willow:
==> flow/design.v (excerpt) <==
module Top(clk, rst, Trig, Echo, distance, sel);
input clk, rst, Echo;
output Trig;
output [6:0] distance;
output [3:0] sel;
wire [19:0] dis;
wire [1:0] state;
wire clk_1k;
counter_1000 u3(.clk(clk), .rst(rst), .clkout(clk_1k), .statechange(state));
TrigSignal u1(.clk_1m(clk), .rst(rst), .trig(Trig));
PosCounter u2(.clk_1m(clk), .rst(rst), .echo(Echo), .dis_count(dis));
Showdigit u4(.in(dis),.LED_activating_counter(state),.out1(distance[6:0]),.out2(sel[3:0]));
endmodule  
For scale: ~4000 cells after synthesis, roughly 90 flip-flops, roughly 15 I/O pins, about 0.028 mm^2 of cells after synthesis.
clock: 1000.0 ns
lec_check: 0
cap_margin: 20
core_aspect_ratio: 0.9
core_margin: 2
core_utilization: 40
cts_cluster_diameter: 170
cts_cluster_size: 43
place_density: 0.6
slew_margin: 20
run.sh (not shown) runs the stock make flow with config.mk's settings and CLKGATE_MAP_FILE=.
Modified inputs, cedar compared to willow
- CTS_CLUSTER_DIAMETER removed (was 170)
- CORE_ASPECT_RATIO removed (was 0.9)
- CTS_CLUSTER_SIZE removed (was 43)
- SETUP_SLACK_MARGIN newly set to -2.0
- the clock period (ns, I/O delays scaled along) changed from 1000.0 to 293.0
## What came out
Going from willow to cedar, clock transition time at the flip-flop clock pins of the worst setup and hold paths stayed essentially flat; fraction of area in registers stayed essentially flat; global-route wire length before repair rose by 1800 um; count of buffers not belonging to the clock network in the layout fell by about 8%.
cedar reports its global routing's busiest layer as met2 while willow reports met1.
The pre-CTS setup slack in cedar was lower than what willow gave.
What ember does differently from cedar at the input level:
- SETUP_SLACK_MARGIN removed (was -2.0)
- CORE_UTILIZATION changed from 40 to 69
- CAP_MARGIN changed from 20 to 0
- CTS_CLUSTER_DIAMETER newly set to 87
- the clock period (ns, I/O delays scaled along) changed from 293.0 to 903.0
## What came out
- ember ended up with a lower final standard cell count with taps included and fillers excluded than cedar did.
### ember -> raven
- swapping 87 for 374 in CTS_CLUSTER_DIAMETER
- swapping 0 for 20 in CAP_MARGIN
- swapping 69 for 65 in CORE_UTILIZATION
[summary]
From ember to raven the numbers moved as follows: smallest hold slack shows a reduction of 59 ps, chip area increased 0.0025 mm^2, final cycle utilization of the critical path barely changed.
Any difference in minimum clock period after layout between ember and raven is small enough to ignore.
In the reports for raven and ember, the smaller average detailed-routed wire length per instance belongs to raven.
Diff raven..ember | clock buffer and inverter area fraction after layout | negligible

---

Starting RTL as in the previous note.
export LEC_CHECK = 0
export ABC_AREA = 1
export CAP_MARGIN = 40
export CORE_MARGIN = 2
export CORE_UTILIZATION = 72
export CTS_CLUSTER_DIAMETER = 191
export CTS_CLUSTER_SIZE = 13
export PLACE_DENSITY_LB_ADDON = 0.28
export SLEW_MARGIN = 40
create_clock -name core_clock -period 163.0 [get_ports {clk}]
==> next run, changes <==
- CTS_CLUSTER_DIAMETER: 191 -> unset
- HOLD_SLACK_MARGIN: unset -> 0.29
- SLEW_MARGIN: 40 -> 20
Register-to-register slack stays flat.
Sequential share of layout area stays flat.
Routed wire length barely changes.
Final cell count hardly moves.

---

The RTL this note starts from:
==> flow/design.v <==
module counter_1000(clk,rst,clkout,statechange);
input clk,rst;
output clkout;
output [1:0] statechange;
reg clkout;
reg [9:0] flag1;
reg [1:0] statechange;
always @(posedge clk) 
begin   
    if(rst)
        begin
            flag1<=0;
            clkout<=1'b1;
        end
	else if(flag1<500) 
		begin
			flag1<=flag1+1;
			clkout<=1'b1;
		end 
	else if(flag1<1000)
		begin
			flag1<=flag1+1;
			clkout<=1'b0;
        end
    else if(flag1==1000)
        begin
            flag1<=0;
            clkout<=1'b1;
		end
end
always @(posedge clk)
begin 
    if(rst)
        statechange <= 0;
    else if(flag1==1000)
    begin
        if(statechange<3)
            statechange <= statechange + 1;
        else
            statechange <= 0;
    end
end
endmodule
module TrigSignal(clk_1m,rst,trig);
input clk_1m,rst;
output trig;
reg trig;
reg [16:0]flag1;
always @(posedge clk_1m) 
begin   
    if(rst)
        begin
            flag1<=0;
            trig<=1'b0;
        end
	else if(flag1<15) 
		begin
			flag1<=flag1+1;
			trig<=1'b1;
		end 
	else if(flag1<100000)
		begin
			flag1<=flag1+1;
			trig<=1'b0;
        end
    else if(flag1==100000)
        begin
            flag1<=0;
            trig<=1'b0;
		end
end
endmodule 
module PosCounter(clk_1m,rst,echo,dis_count);
input clk_1m,rst,echo;
output [19:0] dis_count;
reg [19:0] dis_count;
reg [19:0] count;
reg [19:0] countfinal;
always@(posedge clk_1m)
begin 
    if(rst)
    begin
        dis_count <= 0;
        count <= 0;
        countfinal <= 0;
    end
    else if(echo == 1'b1)
    begin
        count <= count+1;
        countfinal <= count;
    end
    else 
    begin
        dis_count <= countfinal *120 >> 6;
        count <= 0;
    end
end 
endmodule  
module Showdigit(in,LED_activating_counter,out1,out2);
input [19:0] in;
input [1:0] LED_activating_counter;
output reg [6:0] out1;
output reg [3:0] out2;
reg [3:0] outnumber;
always @(*)
begin
    case(LED_activating_counter)
    2'b00: 
    begin
        out2 = 4'b0111; 
        outnumber = (in / 10000)%10; 
    end
    2'b01: 
    begin
        out2 = 4'b1011; 
        outnumber = (in / 1000)%10; 
    end
    2'b10: 
    begin
        out2 = 4'b1101; 
        outnumber = ((in / 100)%10); 
    end
    2'b11: 
    begin
        out2 = 4'b1110; 
        outnumber = ((in / 10)%10); 
    end
    default: begin out2 = 4'b1111; outnumber = 4'b0000; end
    endcase
end
always@(*)
begin
    case(outnumber)
    4'b0000: out1 = 7'b0000001;  
    4'b0001: out1 = 7'b1001111;  
    4'b0010: out1 = 7'b0010010;  
    4'b0011: out1 = 7'b0000110;  
    4'b0100: out1 = 7'b1001100;  
    4'b0101: out1 = 7'b0100100;  
    4'b0110: out1 = 7'b0100000;  
    4'b0111: out1 = 7'b0001111;  
    4'b1000: out1 = 7'b0000000;  
    4'b1001: out1 = 7'b0000100;  
    default: out1 = 7'b0000001;  
    endcase
end
endmodule  
module Top(clk, rst, Trig, Echo, distance, sel);
input clk, rst, Echo;
output Trig;
output [6:0] distance;
output [3:0] sel;
wire [19:0] dis;
wire [1:0] state;
wire clk_1k;
counter_1000 u3(.clk(clk), .rst(rst), .clkout(clk_1k), .statechange(state));
TrigSignal u1(.clk_1m(clk), .rst(rst), .trig(Trig));
PosCounter u2(.clk_1m(clk), .rst(rst), .echo(Echo), .dis_count(dis));
Showdigit u4(.in(dis),.LED_activating_counter(state),.out1(distance[6:0]),.out2(sel[3:0]));
endmodule  
Settings: LEC_CHECK=0, CAP_MARGIN=20, CORE_MARGIN=2, CORE_UTILIZATION=40, PLACE_DENSITY=0.6, SLEW_MARGIN=20; clock period 1000.0 ns.
The first run ran to the end with no violations.
Then changed:
==> flow/config.mk (replaced) <==
export PLATFORM = sky130hd
export DESIGN_NAME = Top
export DESIGN_NICKNAME = Top
export VERILOG_FILES = /design/flow/design.v
export SDC_FILE = /design/flow/constraint.sdc
export NUM_CORES = 4
export LEC_CHECK = 0
export CAP_MARGIN = 0
export CORE_ASPECT_RATIO = 1.74
export CORE_MARGIN = 9
export CORE_UTILIZATION = 72
export CTS_CLUSTER_DIAMETER = 382
export CTS_CLUSTER_SIZE = 98
export PLACE_DENSITY = 0.36
export SLEW_MARGIN = 20
export TNS_END_PERCENT = 15
- The new run finished clean
- via count increases by 11%
- final cell count came out lower by 9.3%
- wire length grows by 18%
- global-route usage rose by 17 points
- area after synthesis does not change
- non-clock buffer count shrinks by 2

---

== try-xenon ==
// Top: RTL as listed in full above, without the edits since
clock: 400.0 ns
lec_check: 0
abc_area: 0
cap_margin: 30
cell_pad_in_sites_detail_placement: 1
core_aspect_ratio: 0.51
core_margin: 2
core_utilization: 61
cts_cluster_diameter: 265
cts_cluster_size: 78
gpl_routability_driven: 0
gpl_timing_driven: 0
hold_slack_margin: 0.28
min_routing_layer: met1
setup_slack_margin: 5.0
slew_margin: 25
try-xenon did not finish: a tool error stopped it during 5_1_grt.
Changes in try-amber relative to try-xenon:
Settings: removing SETUP_SLACK_MARGIN (formerly 5.0); removing CTS_CLUSTER_DIAMETER (formerly 265); removing CTS_CLUSTER_SIZE (formerly 78); removing GPL_TIMING_DRIVEN (formerly 0); changing SLEW_MARGIN from 25 to 20; changing CAP_MARGIN from 30 to 20; setting PLACE_DENSITY to 0.6 for the first time; removing CELL_PAD_IN_SITES_DETAIL_PLACEMENT (formerly 1); removing MIN_ROUTING_LAYER (formerly met1); removing HOLD_SLACK_MARGIN (formerly 0.28); removing GPL_ROUTABILITY_DRIVEN (formerly 0); removing ABC_AREA (formerly 0); changing CORE_UTILIZATION from 61 to 40; removing CORE_ASPECT_RATIO (formerly 0.51); changing the clock period (ns, I/O delays scaled along) from 400.0 to 293.0.
Findings:
- try-amber ended with every stage complete and zero timing, DRC or antenna violations.
- When try-amber is measured against try-xenon, its floorplan utilization turns out 22 points lower.
- From try-xenon to try-amber the numbers moved as follows: number of standard-cell rows in the floorplan went up by 41, number of buffers added to fix hold violations after cts was more or less identical, die span in y went up by 71%.
- Higher detailed placer's ending HPWL goes to try-xenon over try-amber.
- On minimum setup slack after placement, the lower figure sits with try-amber, not try-xenon.
Inputs modified between try-amber and try-onyx:
Settings: PLACE_DENSITY no longer set, was 0.6; CTS_CLUSTER_SIZE now 13, previously not set; CAP_MARGIN now 35, was 20; ABC_AREA now 1, previously not set; PLACE_DENSITY_LB_ADDON now 0.28, previously not set; HOLD_SLACK_MARGIN now 0.29, previously not set; CORE_UTILIZATION now 72, was 40; the clock period (ns, I/O delays scaled along) now 163.0, was 293.0.
Notes after the runs:
- Per the comparison of try-onyx with try-amber, via count picked up an extra 2852; maximum fanout along the worst path now sits lower.
- On starting density of the core: try-onyx sits above try-amber.
- Against try-amber, routed metal-1 wire length in try-onyx fell by more than 10%.
- From try-amber to try-onyx the numbers moved as follows: clock net sink count roughly the same, tap cell count dropped 339.
- Diff try-amber -> try-onyx: synthesized area went up 15%, total track usage grew by 11 points.
- From try-amber to try-onyx the numbers moved as follows: area overhead of the layout relative to synthesis fell by 2.8 points, final area rose by 12%, final worst clock skew rose by 0.0087 ns.

---

== zinc ==
// Top: RTL as listed in full above, without the edits since
clock: 1000.0 ns
lec_check: 0
cap_margin: 20
core_aspect_ratio: 1.74
core_margin: 9
core_utilization: 72
cts_cluster_diameter: 382
cts_cluster_size: 98
place_density: 0.36
slew_margin: 20
tns_end_percent: 15
Here is what was changed in the inputs of quartz compared with zinc.
Settings: CTS_CLUSTER_SIZE no longer set, was 98; CTS_CLUSTER_DIAMETER now 41, was 382; CORE_ASPECT_RATIO no longer set, was 1.74; HOLD_SLACK_MARGIN now -0.1, previously not set; CORE_MARGIN now 2, was 9; PLACE_DENSITY no longer set, was 0.36; TNS_END_PERCENT now 40, was 15; the clock period (ns, I/O delays scaled along) now 756.0, was 1000.0.
Results
- First-iteration DRC count grows by more than 10% when moving from zinc to quartz.
- quartz ends up with lower worst slack at placement than zinc does.
- Comparing zinc with quartz, the layout overhead on the synthesized area came out essentially unchanged.
- Any difference in fraction of area in registers between quartz and zinc is small enough to ignore.
Relative to quartz, the following input files were edited for violet:
Settings: TNS_END_PERCENT no longer set, was 40; HOLD_SLACK_MARGIN no longer set, was -0.1; PLACE_DENSITY_LB_ADDON now 0.17, previously not set; CTS_CLUSTER_DIAMETER no longer set, was 41; ABC_AREA now 1, previously not set; CORE_UTILIZATION now 71, was 72; the clock period (ns, I/O delays scaled along) now 166.0, was 756.0.
Results
Post-route non-filler standard cell count (violet / quartz): 1.3
Summary — final standard cell area without fillers, violet relative to quartz: higher, by about 14%.
Taking violet as 1.0, quartz lands at 0.875 on number of tapcells.
violet ends up with a die outline width that is 7.7% higher than in quartz.
Going from quartz to violet, the xor and xnor area share after synthesis was found to have gone up by 0.35 points.
Relative to violet, the following input files were edited for tundra:
Settings: putting CTS_CLUSTER_SIZE at 13 where nothing was set; swapping 71 for 72 in CORE_UTILIZATION; swapping 0.17 for 0.23 in PLACE_DENSITY_LB_ADDON; swapping 166.0 for 163.0 in the clock period (ns, I/O delays scaled along).
Findings:
Any difference in post-layout instance count excluding filler cells between tundra and violet is small enough to ignore.
On clock network latency to the later pin of the worst-skew pair, tundra and violet are neck and neck.
Cmp tundra and violet / critical path data required time / lower: tundra
The layout overhead on the synthesized area was comparable across tundra and violet.
The lower length of routed met2 wiring of tundra and violet is in tundra.
On sequential share of layout area, violet tracks tundra almost exactly.
Looking at tundra and violet, the total via count after detailed routing is a wash.
Hold slack on tundra is down relative to violet.
The higher wire length of tundra and violet is in violet.
Count of buffering cells on the critical path with inverters included came out higher on tundra than on violet.
> inputs changed (tundra -> delta)
Settings: MAX_ROUTING_LAYER now met5, previously not set; GPL_ROUTABILITY_DRIVEN now 0, previously not set; SLEW_MARGIN now 35, was 20; PLACE_DENSITY_LB_ADDON now 0.24, was 0.23; GPL_TIMING_DRIVEN now 1, previously not set; CORE_ASPECT_RATIO now 0.85, previously not set; CTS_CLUSTER_SIZE now 15, was 13; CTS_CLUSTER_DIAMETER now 272, previously not set; CAP_MARGIN now 10, was 20; HOLD_SLACK_MARGIN now 0.3, previously not set.
### Flow results
delta and tundra all finish clean. Design area: tundra vs delta, no meaningful difference. Between delta and tundra, the difference in final cell count is negligible.
The following lists how indigo was set up differently from delta:
Settings: swapping 35 for 40 in SLEW_MARGIN.
## What came out
Comparing indigo and delta, the higher critical path depth was measured on indigo. Post-route clock period utilization (lower): indigo. indigo ran to completion and came out clean on the timing, design-rule and antenna checks. delta finished every stage and its layout cleared the timing, design-rule and antenna checks. Compared with delta, in indigo design area essentially unchanged, routed wire length stayed essentially flat, hold slack shows an increase of 0.0068 ns, final cell utilization of the core did not really move.

---

Starts from the design.v that is shown in full above.
export LEC_CHECK = 0
export CAP_MARGIN = 20
export CORE_ASPECT_RATIO = 1.74
export CORE_MARGIN = 9
export CORE_UTILIZATION = 72
export CTS_CLUSTER_DIAMETER = 382
export CTS_CLUSTER_SIZE = 95
export PLACE_DENSITY = 0.36
export SLEW_MARGIN = 20
export TNS_END_PERCENT = 15
create_clock -name core_clock -period 1000.0 [get_ports {clk}]
The first run went through all stages and came out clean.
Then changed:
Settings changed: CAP_MARGIN 20 to 10, CELL_PAD_IN_SITES_DETAIL_PLACEMENT set to 0, CELL_PAD_IN_SITES_GLOBAL_PLACEMENT set to 3, CORE_ASPECT_RATIO 1.74 to 0.87, CORE_MARGIN 9 to 2, CORE_UTILIZATION 72 to 61, CTS_CLUSTER_DIAMETER 382 to unset, CTS_CLUSTER_SIZE 95 to unset, GPL_TIMING_DRIVEN set to 0, HOLD_SLACK_MARGIN set to 0.19, MAX_ROUTING_LAYER set to met4, PLACE_DENSITY 0.36 to 0.6, SLEW_MARGIN 20 to 15, TNS_END_PERCENT 15 to unset.
With this change the flow ended with an error in global placement without I/O, error GPL-0301.
Area after synthesis is unchanged.
Synthesized cell count is unchanged.
Die size came out higher by about 2.2%.
Then changed:
Settings changed: CAP_MARGIN 10 to 20, CELL_PAD_IN_SITES_DETAIL_PLACEMENT 0 to unset, CELL_PAD_IN_SITES_GLOBAL_PLACEMENT 3 to unset, CORE_ASPECT_RATIO 0.87 to 1.74, CORE_MARGIN 2 to 9, CORE_UTILIZATION 61 to 72, CTS_CLUSTER_DIAMETER set to 382, CTS_CLUSTER_SIZE set to 98, GPL_TIMING_DRIVEN 0 to unset, HOLD_SLACK_MARGIN 0.19 to unset, MAX_ROUTING_LAYER met4 to unset, PLACE_DENSITY 0.6 to 0.36, SLEW_MARGIN 15 to 5, TNS_END_PERCENT set to 15.
Effect: The new run completed without violations; die area shrinks by 2.2%; area after synthesis does not change; synthesized cell count does not change.
Then changed:
Settings changed: CORE_UTILIZATION 72 to 40, PLACE_DENSITY 0.36 to unset, SLEW_MARGIN 5 to 20, TNS_END_PERCENT 15 to unset.
What happened: The changed run finished clean; cell area rises by 2.0%; first-iteration DRC count falls by 48%; fmax rises by 0.91%; worst setup slack gains 2.7 ns; via count falls by 8.1%; worst hold slack loses 0.0083 ns; critical path depth is unchanged.
Then changed:
Settings changed: CAP_MARGIN 20 to 10, CELL_PAD_IN_SITES_DETAIL_PLACEMENT set to 0, CELL_PAD_IN_SITES_GLOBAL_PLACEMENT set to 3, CORE_ASPECT_RATIO 1.74 to 0.87, CORE_MARGIN 9 to 2, CORE_UTILIZATION 40 to 27, CTS_CLUSTER_DIAMETER 382 to unset, CTS_CLUSTER_SIZE 98 to unset, GPL_TIMING_DRIVEN set to 0, HOLD_SLACK_MARGIN set to 0.19, MAX_ROUTING_LAYER set to met4, PLACE_DENSITY set to 0.6, SLEW_MARGIN 20 to 15, TNS_END_PERCENT set to 10.
After rerunning: Routed wire length is higher by 16%; design area came out higher by 3.4%; via count fell by about 2%; count of clock-buffer cells in the layout does not change; non-clock buffer count grows by 114; clock skew barely changes; critical path depth rose by 40; die area climbs by 32%; first-iteration DRC count grows by about 30%; setup slack got worse by 8.5 ns.
